==> exp/xenon: inputs <==
==> flow/design.v <==
`timescale 1ns / 1ps
module Simple_Dual_BRAM #(
    parameter BRAM_DATA_WIDTH = 96,
    parameter BRAM_DEPTH = 256,
    parameter BRAM_ADDR_WIDTH = $clog2(BRAM_DEPTH)
)
(
    input clk,
    input we_a,
    input en_a,
    input [BRAM_ADDR_WIDTH - 1 : 0] addr_a,
    input [BRAM_DATA_WIDTH - 1 : 0] din_a,
    input en_b,
    input [BRAM_ADDR_WIDTH - 1 : 0] addr_b,
    output [BRAM_DATA_WIDTH - 1 : 0] dout_b
);
reg [BRAM_DATA_WIDTH - 1 : 0] dout_b_r;
assign dout_b = dout_b_r;
(* RAM_STYLE = "BLOCK" *) reg [BRAM_DATA_WIDTH - 1 : 0] ram [BRAM_DEPTH - 1 : 0];
always @(posedge clk) begin
    if (en_a)
        if (we_a)
            ram[addr_a] <= din_a;
    if (en_b)
        dout_b_r <= ram[addr_b];
end
endmodule
`timescale 1ns/1ps
module ddr_axi_read #(
    parameter DATA_WIDTH = 64,
    parameter ADDR_WIDTH = 29,
    parameter BURST_LEN_WIDTH = 8,
    parameter NUM_BURST_WIDTH = 8
)
(
    input ACLK,
    input ARESETN,
    input rd_start,
    input [BURST_LEN_WIDTH - 1 : 0] rd_burst_len, 
    input [ADDR_WIDTH - 1 : 0] rd_start_addr,
    input [NUM_BURST_WIDTH - 1 : 0] rd_num_burst,  
    output rd_ready,  
    output [DATA_WIDTH - 1 : 0] rd_fifo_data,
    output rd_fifo_we,
    output rd_done,  
    output [3 : 0] m_axi_arid,
    output [ADDR_WIDTH - 1 : 0] m_axi_araddr,
    output [BURST_LEN_WIDTH - 1 : 0] m_axi_arlen,
    output [2 : 0] m_axi_arsize,
    output [1 : 0] m_axi_arburst,
    output [0 : 0] m_axi_arlock,
    output [3 : 0] m_axi_arcache,
    output [2 : 0] m_axi_arprot,
    output [3 : 0] m_axi_arqos,
    output m_axi_arvalid,
    input m_axi_arready,
    output m_axi_rready,
    input m_axi_rlast,
    input m_axi_rvalid,
    input [1 : 0] m_axi_rresp,
    input [3 : 0] m_axi_rid,
    input [DATA_WIDTH - 1 : 0] m_axi_rdata
);
    localparam S_RD_IDLE = 3'd0;
    localparam S_RA_START = 3'd1;
    localparam S_RA_WAIT = 3'd2;
    localparam S_RD_PROC = 3'd3;
    localparam S_RD_DONE = 3'd4;
    reg [2 : 0] rd_state;
    reg [2 : 0] rd_state_d1;
    always @(posedge ACLK) begin
        rd_state_d1 <= rd_state;
    end
    reg [ADDR_WIDTH - 1 : 0] m_axi_araddr_reg;
    reg [BURST_LEN_WIDTH - 1 : 0] m_axi_arlen_reg;
    reg m_axi_arvalid_reg;
    assign m_axi_arid = 4'b1111;
    assign m_axi_arsize = 3'b011;  
    assign m_axi_arburst = 2'b01;  
    assign m_axi_arlock = 1'b0;  
    assign m_axi_arcache = 4'b0011;  
    assign m_axi_arprot = 3'b000;  
    assign m_axi_arqos = 4'b0000;  
    assign m_axi_rready = 1'b1;
    reg [NUM_BURST_WIDTH - 1 : 0] num_burst_counter;  
    reg [NUM_BURST_WIDTH - 1 : 0] num_burst_rd_counter;  
    always @(posedge ACLK or negedge ARESETN) begin
        if (~ARESETN) begin
            num_burst_counter <= 0;
        end else if (rd_state == S_RD_IDLE & rd_start) begin
            num_burst_counter <= rd_num_burst - 1;
        end else if (rd_state == S_RA_WAIT & (m_axi_arvalid & m_axi_arready)) begin
            num_burst_counter <= num_burst_counter - 1;
        end
    end
    always @(posedge ACLK or negedge ARESETN) begin
        if (~ARESETN) begin
            num_burst_rd_counter <= 0;
        end else if (rd_state == S_RD_IDLE & rd_start) begin
            num_burst_rd_counter <= rd_num_burst;
        end else if (rd_state != S_RD_IDLE & (m_axi_rlast & m_axi_rvalid & m_axi_rready)) begin
            num_burst_rd_counter <= num_burst_rd_counter - 1;
        end
    end
    always @(posedge ACLK or negedge ARESETN) begin
        if (!ARESETN) begin
            rd_state <= S_RD_IDLE;
            m_axi_araddr_reg <= 0;
            m_axi_arlen_reg <= 0;
            m_axi_arvalid_reg <= 0;
        end else begin
            case (rd_state)
                S_RD_IDLE: begin
                    if (rd_start) begin
                        rd_state <= S_RA_START;
                        m_axi_araddr_reg <= rd_start_addr;
                        m_axi_arlen_reg <= rd_burst_len - 1;
                    end
                end
                S_RA_START: begin
                    rd_state <= S_RA_WAIT;
                    m_axi_arvalid_reg <= 1;
                end
                S_RA_WAIT: begin
                    if (m_axi_arvalid & m_axi_arready) begin
                        if (num_burst_counter == 0) begin
                            rd_state <= S_RD_PROC;
                            m_axi_arvalid_reg <= 0;
                        end else if (num_burst_counter > 0) begin
                            rd_state <= S_RA_START;
                            m_axi_arvalid_reg <= 0;
                            m_axi_araddr_reg <= m_axi_araddr_reg + ((m_axi_arlen_reg + 1) << m_axi_arsize);
                        end
                    end
                end
                S_RD_PROC: begin
                    if (num_burst_rd_counter == 0) begin
                        rd_state <= S_RD_DONE;
                    end
                end
                S_RD_DONE: begin
                    rd_state <= S_RD_IDLE;
                end
            endcase
        end
    end
    assign rd_ready = (rd_state == S_RD_IDLE);
    assign m_axi_arvalid = m_axi_arvalid_reg;
    assign m_axi_araddr = m_axi_araddr_reg;
    assign m_axi_arlen = m_axi_arlen_reg;
    assign rd_done = (rd_state == S_RD_DONE);
    assign rd_fifo_we = m_axi_rvalid & m_axi_rready;
    assign rd_fifo_data = m_axi_rdata;
endmodule
`timescale 1ns / 1ps
module pp_buffer_wrapper #(
    parameter BRAM0_DEPTH = 32,
    parameter BRAM0_DW = 64,
    parameter BRAM1_DEPTH = 32,
    parameter BRAM1_DW = 64,
    parameter BURST_LEN_WIDTH = 8,
    parameter NUM_BURST_WIDTH = 8,
    parameter DDR_ADDR_WIDTH = 29,
    parameter DDR_DW = 64,
    parameter BRAM0_ADDR_WIDTH = $clog2(BRAM0_DEPTH),
    parameter BRAM1_ADDR_WIDTH = $clog2(BRAM1_DEPTH)
)
(
    input clk,
    input rst_n,
    input rd_start,
    input [BURST_LEN_WIDTH - 1 : 0] rd_burst_len,
    input [NUM_BURST_WIDTH - 1 : 0] rd_num_burst,
    input [DDR_ADDR_WIDTH - 1 : 0] rd_start_addr,    
    output rd_ready,
    output rd_done,
    input [BRAM0_ADDR_WIDTH - 1 : 0] rd_start_bram_addr,
    input bram0_r_en,
    input bram1_r_en,
    output [BRAM0_DW - 1 : 0] bram0_rdata,
    output [BRAM1_DW - 1 : 0] bram1_rdata,
    input [BRAM0_ADDR_WIDTH - 1 : 0] bram0_r_addr,
    input [BRAM1_ADDR_WIDTH - 1 : 0] bram1_r_addr,
    output [3: 0] m_axi_arid,
    output [DDR_ADDR_WIDTH - 1 : 0] m_axi_araddr,
    output [BURST_LEN_WIDTH - 1 : 0] m_axi_arlen,
    output [2 : 0] m_axi_arsize,
    output [1 : 0] m_axi_arburst,
    output         m_axi_arlock,
    output [3 : 0] m_axi_arcache,
    output [2 : 0] m_axi_arprot,
    output [3 : 0] m_axi_arqos,
    output         m_axi_arvalid,
    input          m_axi_arready,
    output m_axi_rready,
    input m_axi_rlast,
    input m_axi_rvalid,
    input [1 : 0] m_axi_rresp,
    input [3 : 0] m_axi_rid,
    input [DDR_DW - 1 : 0] m_axi_rdata
);
reg [1 : 0] d2b_active_bram;  
reg [BRAM0_ADDR_WIDTH - 1 : 0] d2b_bram_addr;
wire [BRAM0_ADDR_WIDTH - 1 : 0] bram0_w_addr;
wire [BRAM1_ADDR_WIDTH - 1 : 0] bram1_w_addr;
wire [BRAM0_DW - 1 : 0] bram0_wdata;
wire [BRAM1_DW - 1 : 0] bram1_wdata;
wire [BRAM0_DW - 1 : 0] rd_fifo_data;
wire rd_fifo_we;
wire bram0_w_en, bram1_w_en;
wire bram0_we, bram1_we;
always @(posedge clk or negedge rst_n) begin
    if (~rst_n) begin
        d2b_active_bram <= 2'b01;  
    end else if (rd_done) begin
        d2b_active_bram <= ~d2b_active_bram;  
    end
end
always @(posedge clk or negedge rst_n) begin
    if (~rst_n) begin
        d2b_bram_addr <= 0;
    end else if (rd_start & rd_ready) begin
        d2b_bram_addr <= rd_start_bram_addr;
    end else if (rd_fifo_we) begin
        d2b_bram_addr <= d2b_bram_addr + 1;
    end
end
assign bram0_w_en = 1;
assign bram1_w_en = 1;
assign bram0_wdata = (d2b_active_bram[0])? rd_fifo_data : 0;
assign bram1_wdata = (d2b_active_bram[1])? rd_fifo_data : 0;
assign bram0_we = (d2b_active_bram[0])? rd_fifo_we : 0;
assign bram1_we = (d2b_active_bram[1])? rd_fifo_we : 0;
assign bram0_w_addr = (d2b_active_bram[0])? d2b_bram_addr : 0;
assign bram1_w_addr = (d2b_active_bram[1])? d2b_bram_addr : 0;
ddr_axi_read #(
    .DATA_WIDTH(DDR_DW), 
    .ADDR_WIDTH(DDR_ADDR_WIDTH), 
    .BURST_LEN_WIDTH(BURST_LEN_WIDTH), 
    .NUM_BURST_WIDTH(NUM_BURST_WIDTH) 
)
inst_ddr_axi_read
(
    .ACLK(clk), 
    .ARESETN(rst_n), 
    .rd_start(rd_start), 
    .rd_burst_len(rd_burst_len), 
    .rd_start_addr(rd_start_addr), 
    .rd_num_burst(rd_num_burst), 
    .rd_ready(rd_ready), 
    .rd_fifo_data(rd_fifo_data), 
    .rd_fifo_we(rd_fifo_we), 
    .rd_done(rd_done), 
    .m_axi_arid(m_axi_arid), 
    .m_axi_araddr(m_axi_araddr), 
    .m_axi_arlen(m_axi_arlen), 
    .m_axi_arsize(m_axi_arsize), 
    .m_axi_arburst(m_axi_arburst), 
    .m_axi_arlock(m_axi_arlock), 
    .m_axi_arcache(m_axi_arcache), 
    .m_axi_arprot(m_axi_arprot), 
    .m_axi_arqos(m_axi_arqos), 
    .m_axi_arvalid(m_axi_arvalid), 
    .m_axi_arready(m_axi_arready), 
    .m_axi_rready(m_axi_rready), 
    .m_axi_rlast(m_axi_rlast), 
    .m_axi_rvalid(m_axi_rvalid), 
    .m_axi_rresp(m_axi_rresp), 
    .m_axi_rid(m_axi_rid), 
    .m_axi_rdata(m_axi_rdata) 
);
Simple_Dual_BRAM #(
    .BRAM_DATA_WIDTH(BRAM0_DW),
    .BRAM_DEPTH(BRAM0_DEPTH),
    .BRAM_ADDR_WIDTH(BRAM0_ADDR_WIDTH)
)
inst0_Simple_Dual_BRAM
(
    .clk(clk),
    .we_a(bram0_we),
    .en_a(bram0_w_en),
    .addr_a(bram0_w_addr),
    .din_a(bram0_wdata),
    .en_b(bram0_r_en),
    .addr_b(bram0_r_addr),
    .dout_b(bram0_rdata)
);
Simple_Dual_BRAM #(
    .BRAM_DATA_WIDTH(BRAM1_DW),
    .BRAM_DEPTH(BRAM1_DEPTH),
    .BRAM_ADDR_WIDTH(BRAM1_ADDR_WIDTH)
)
inst1_Simple_Dual_BRAM
(
    .clk(clk),
    .we_a(bram1_we),
    .en_a(bram1_w_en),
    .addr_a(bram1_w_addr),
    .din_a(bram1_wdata),
    .en_b(bram1_r_en),
    .addr_b(bram1_r_addr),
    .dout_b(bram1_rdata)
);
endmodule
==> flow/run.sh <==
#!/bin/bash
# the make line also repeats each setting of config.mk as NAME=value (left out here)
make -C /OpenROAD-flow-scripts/flow DESIGN_CONFIG=/design/flow/config.mk WORK_HOME=/design/flow/orfs CLKGATE_MAP_FILE= finish
==> flow/config.mk <==
export PLATFORM = sky130hd
export DESIGN_NAME = pp_buffer_wrapper
export DESIGN_NICKNAME = pp_buffer_wrapper
export VERILOG_FILES = /design/flow/design.v
export SDC_FILE = /design/flow/constraint.sdc
export NUM_CORES = 4
export LEC_CHECK = 0
export CAP_MARGIN = 20
export CORE_MARGIN = 2
export CORE_UTILIZATION = 62
export PLACE_DENSITY = 0.6
export SLEW_MARGIN = 20
==> flow/constraint.sdc <==
create_clock -name core_clock -period 2.08 [get_ports {clk}]
set_input_delay 0.4160 -clock core_clock [delete_from_list [all_inputs] [get_ports {clk}]]
set_output_delay 0.4160 -clock core_clock [all_outputs]
set_load 0.01 [all_outputs]
==> exp/indigo: changes against exp/xenon <==
ABC_AREA = 1   (was not set)
CORE_UTILIZATION = 72   (was 62)
CTS_CLUSTER_DIAMETER = 381   (was not set)
CTS_CLUSTER_SIZE = 14   (was not set)
PLACE_DENSITY = not set   (was 0.6)
PLACE_DENSITY_LB_ADDON = 0.07   (was not set)
TNS_END_PERCENT = 75   (was not set)
==> flow/constraint.sdc (replaced) <==
create_clock -name core_clock -period 1.88 [get_ports {clk}]
set_input_delay 0.3760 -clock core_clock [delete_from_list [all_inputs] [get_ports {clk}]]
set_output_delay 0.3760 -clock core_clock [all_outputs]
set_load 0.01 [all_outputs]
==> notes <==
- exp/indigo finished but failed the layout checks on negative setup slack. exp/xenon reached the layout checks and failed them: negative setup slack.
- Against exp/indigo, the clock skew of exp/xenon is lower by 17 ps.
- Between exp/indigo and exp/xenon, the lower clock-buffer cell count is in exp/indigo (gap 85).
- Maximum frequency: exp/indigo is larger than exp/xenon (about 8%).
- In exp/xenon the hold slack is higher than in exp/indigo, by 37 ps.
- Sequential cell count is the same in exp/xenon and exp/indigo.
- Against exp/indigo, the clock power of exp/xenon is higher by 11%.
- Against exp/indigo, the first-iteration DRC count of exp/xenon is lower by 53%.
==> figures <==
metric	exp/xenon	exp/indigo
Floorplan Utilization	62.5%	72.3%
Worst setup endpoint	inst_ddr_axi_read.m_axi_araddr_reg[27]$_DFFE_PN0P_	inst_ddr_axi_read.m_axi_araddr_reg[21]$_DFFE_PN0P_
Longest individual stage delay on the worst path	390 ps	420 ps
Synthesized instance count	7116	13200
Power in sequential cells	107 mW	104 mW
Area fraction in mux cells	17.2%	0%
Post-synthesis share of cell area spent on xor and xnor gates	0.165%	0.113%
Buf/Inv on CP	4	3
Share of power burned in combinational logic	15.5%	6.3%
Fraction of the mapped netlist area in adder cells	0.126%	0.122%
Routed via count divided by cell count	6.63	7.04
Routed metal-1 wirelength	166000 µm	167000 µm
Layout non-clock buf frac	9.38%	11.7%
Final non-filler cell total	12500	17800
Run status	complete, but fails checks	complete, but fails checks
Layout check failures	negative setup slack	negative setup slack

========
==> trial 84: inputs <==
Starts from the design.v that is shown in full above.
export LEC_CHECK = 0
export ABC_AREA = 0
export CAP_MARGIN = 20
export CELL_PAD_IN_SITES_GLOBAL_PLACEMENT = 0
export CORE_ASPECT_RATIO = 1.5
export CORE_MARGIN = 2
export CORE_UTILIZATION = 22
export GPL_ROUTABILITY_DRIVEN = 0
export MAX_ROUTING_LAYER = met4
export PLACE_DENSITY_LB_ADDON = 0.0
export SETUP_SLACK_MARGIN = 0.63
export SLEW_MARGIN = 5
export TNS_END_PERCENT = 90
create_clock -name core_clock -period 4.01 [get_ports {clk}]
run.sh (not shown) runs the stock make flow with config.mk's settings and CLKGATE_MAP_FILE=.
==> build 52 (differences from trial 84) <==
- ABC_AREA: 0 -> default
- CAP_MARGIN: 20 -> 15
- CELL_PAD_IN_SITES_GLOBAL_PLACEMENT: 0 -> default
- CORE_ASPECT_RATIO: 1.5 -> 1.68
- CORE_UTILIZATION: 22 -> 67
- CTS_CLUSTER_DIAMETER: default -> 189
- MAX_ROUTING_LAYER: met4 -> met5
- PLACE_DENSITY_LB_ADDON: 0.0 -> 0.25
- SETUP_SLACK_MARGIN: 0.63 -> 1.66
- SLEW_MARGIN: 5 -> 20
- TNS_END_PERCENT: 90 -> default
==> flow/constraint.sdc (replaced) <==
create_clock -name core_clock -period 5.86 [get_ports {clk}]
set_input_delay 1.1720 -clock core_clock [delete_from_list [all_inputs] [get_ports {clk}]]
set_output_delay 1.1720 -clock core_clock [all_outputs]
set_load 0.01 [all_outputs]
==> notes <==
- Against trial 84, the register-to-register slack of build 52 is higher by 1.0 ns.
- In area after synthesis, trial 84 and build 52 do not differ.
- Between build 52 and trial 84, the lower non-clock buffer count is in build 52 (gap 452).
- Of build 52 and trial 84, trial 84 has the higher cell area (gap about 9%, measured against trial 84).
- Of build 52 and trial 84, trial 84 has the higher cell count (gap about 40%, measured against trial 84).
- In build 52 the clock power is lower than in trial 84, by 47%.
Power figures rest on the tool's default switching activity, not on a simulated workload.
